Design conv_mac_unit, start of the top module:
module conv_mac_unit (
	input wire aclk,
	input wire aresetn,
	input wire aclken,
	input wire[1:0] calfmt,
	input wire[8*16-1:0] mac_in_ftm,
	input wire[8*16-1:0] mac_in_wgt,
	input wire mac_in_ftm_masked,
	input wire[1:0] mac_in_info_along,
	input wire mac_in_valid,
	output wire[7:0] mac_out_exp,
	output wire[39:0] mac_out_frac,
	output wire[1:0] mac_out_info_along,
	output wire mac_out_valid
);
	localparam integer ATOMIC_C = 8;
	wire[ATOMIC_C*16-1:0] mul_op_a;
	wire[ATOMIC_C*16-1:0] mul_op_b;
	wire mul_ce;
	wire[ATOMIC_C*32-1:0] mul_res;
	conv_mac_cell #(
		.ATOMIC_C(ATOMIC_C),
		.EN_SMALL_FP16("true"),
		.INFO_ALONG_WIDTH(2),
		.SIM_DELAY(0)
	)mac_cell_u(
		.aclk(aclk),
		.aresetn(aresetn),
		.aclken(aclken),
		.calfmt(calfmt),
		.mac_in_ftm(mac_in_ftm),
		.mac_in_wgt(mac_in_wgt),
		.mac_in_ftm_masked(mac_in_ftm_masked),
		.mac_in_info_along(mac_in_info_along),
		.mac_in_valid(mac_in_valid),
		.mac_out_exp(mac_out_exp),
		.mac_out_frac(mac_out_frac),
		.mac_out_info_along(mac_out_info_along),
		.mac_out_valid(mac_out_valid),
		.mul_op_a(mul_op_a),
		.mul_op_b(mul_op_b),
		.mul_ce(mul_ce),
		.mul_res(mul_res)
	);
	genvar mul_i;
	generate
		for(mul_i = 0;mul_i < ATOMIC_C;mul_i = mul_i + 1)
		begin:mul_blk
			signed_mul #(
				.op_a_width(16),
				.op_b_width(16),
				.output_width(32),
				.en_in_reg("false"),
				.en_out_reg("false"),
				.simulation_delay(0)
			)mul_u(
				.clk(aclk),
				.ce_in_reg(1'b0),
				.ce_mul(mul_ce),
				.ce_out_reg(1'b0),
				.op_a(mul_op_a[mul_i*16+15:mul_i*16]),
				.op_b(mul_op_b[mul_i*16+15:mul_i*16]),
				.res(mul_res[mul_i*32+31:mul_i*32])
			);
		end
	endgenerate
endmodule
For scale: ~16000 cells after synthesis, ~1400 flip-flops, about 160000 µm² of cells after synthesis.
clock: 5.12 ns
lec_check: 0
abc_area: 0
cap_margin: 20
cell_pad_in_sites_detail_placement: 1
core_aspect_ratio: 1.33
core_margin: 9
core_utilization: 40
cts_cluster_diameter: 159
max_routing_layer: met4
min_routing_layer: met2
place_density: 0.95
slew_margin: 10
run.sh (not shown) runs the stock make flow with config.mk's settings and CLKGATE_MAP_FILE=.
The baseline stopped in global routing (5_1_grt) with GRT-0116.
Then changed:
ABC_AREA = default   (was 0)
CELL_PAD_IN_SITES_DETAIL_PLACEMENT = default   (was 1)
CORE_ASPECT_RATIO = default   (was 1.33)
CORE_MARGIN = 2   (was 9)
CTS_CLUSTER_DIAMETER = default   (was 159)
MAX_ROUTING_LAYER = default   (was met4)
MIN_ROUTING_LAYER = default   (was met2)
PLACE_DENSITY = default   (was 0.95)
SETUP_SLACK_MARGIN = 0.93   (was default)
SLEW_MARGIN = 20   (was 10)
clock period = 6.84 ns   (was 5.12 ns; I/O delays follow)
This time the run finished clean.
Die size goes down by 4.4%.
Synthesized area is unchanged.
Synthesized cell count does not change.
Then changed:
CORE_UTILIZATION = 65   (was 40)
SETUP_SLACK_MARGIN = default   (was 0.93)
clock period = 3.99 ns   (was 6.84 ns; I/O delays follow)
After rerunning: The changed run produced a layout that fails on negative setup slack; final area went up by 5.4%; critical path depth increases by 2; setup slack got worse by 3.6 ns.
Then changed:
CORE_UTILIZATION = 22   (was 65)
clock period = 6.84 ns   (was 3.99 ns; I/O delays follow)
=> Now the flow ran to the end with no violations. Global-route usage went down by 27 points. Sequential share of layout area went up by 1.4 points. Via count went down by roughly a tenth.


Setup of 04-20:
conv_mac_unit again, from the RTL that the note above started with.
## conv_mac_unit
module conv_mac_unit (
	input wire aclk,
	input wire aresetn,
	input wire aclken,
	input wire[1:0] calfmt,
	input wire[8*16-1:0] mac_in_ftm,
	input wire[8*16-1:0] mac_in_wgt,
	input wire mac_in_ftm_masked,
	input wire[1:0] mac_in_info_along,
	input wire mac_in_valid,
	output wire[7:0] mac_out_exp,
	output wire[39:0] mac_out_frac,
	output wire[1:0] mac_out_info_along,
	output wire mac_out_valid
);
	localparam integer ATOMIC_C = 8;
	wire[ATOMIC_C*16-1:0] mul_op_a;
	wire[ATOMIC_C*16-1:0] mul_op_b;
	wire mul_ce;
	wire[ATOMIC_C*32-1:0] mul_res;
	conv_mac_cell #(
		.ATOMIC_C(ATOMIC_C),
		.EN_SMALL_FP16("true"),
		.INFO_ALONG_WIDTH(2),
		.SIM_DELAY(0)
	)mac_cell_u(
		.aclk(aclk),
		.aresetn(aresetn),
		.aclken(aclken),
		.calfmt(calfmt),
		.mac_in_ftm(mac_in_ftm),
		.mac_in_wgt(mac_in_wgt),
		.mac_in_ftm_masked(mac_in_ftm_masked),
		.mac_in_info_along(mac_in_info_along),
		.mac_in_valid(mac_in_valid),
		.mac_out_exp(mac_out_exp),
		.mac_out_frac(mac_out_frac),
		.mac_out_info_along(mac_out_info_along),
		.mac_out_valid(mac_out_valid),
		.mul_op_a(mul_op_a),
		.mul_op_b(mul_op_b),
		.mul_ce(mul_ce),
		.mul_res(mul_res)
	);
	genvar mul_i;
	generate
		for(mul_i = 0;mul_i < ATOMIC_C;mul_i = mul_i + 1)
		begin:mul_blk
			signed_mul #(
				.op_a_width(16),
				.op_b_width(16),
				.output_width(32),
				.en_in_reg("false"),
				.en_out_reg("false"),
				.simulation_delay(0)
			)mul_u(
				.clk(aclk),
				.ce_in_reg(1'b0),
				.ce_mul(mul_ce),
				.ce_out_reg(1'b0),
				.op_a(mul_op_a[mul_i*16+15:mul_i*16]),
				.op_b(mul_op_b[mul_i*16+15:mul_i*16]),
				.res(mul_res[mul_i*32+31:mul_i*32])
			);
		end
	endgenerate
endmodule
make LEC_CHECK=0 CAP_MARGIN=20 CORE_MARGIN=2 CORE_UTILIZATION=72 CTS_CLUSTER_SIZE=62 PLACE_DENSITY=0.64 SETUP_SLACK_MARGIN=-0.41 SLEW_MARGIN=20 finish   # period 5.53 ns
04-20 finished all stages; however, its layout fails the closing checks, the failures being negative setup slack.
Modified inputs, 04-28 compared to 04-20
- CTS_CLUSTER_SIZE no longer set, was 62
- SETUP_SLACK_MARGIN no longer set, was -0.41
- PLACE_DENSITY no longer set, was 0.64
- CORE_UTILIZATION now 10, was 72
- the clock period (ns, I/O delays scaled along) now 8.2, was 5.53
==> results <==
Summary across 04-28 and 04-20: the single failing run is 04-20. Type of the worst min-delay path: in -> async -> 04-20, reg -> reg -> 04-28. Final area for 04-28: 3.1% up relative to 04-20. 04-28 reports a lower initial core utilization than 04-20 does. Wire length: 04-28 vs 04-20 down 1.4%. [compare] base=04-20 new=04-28: routed length on met1 rose by about 13%; final cycle utilization of the critical path fell by 48 points; sequential share of layout area fell by 0.69 points.
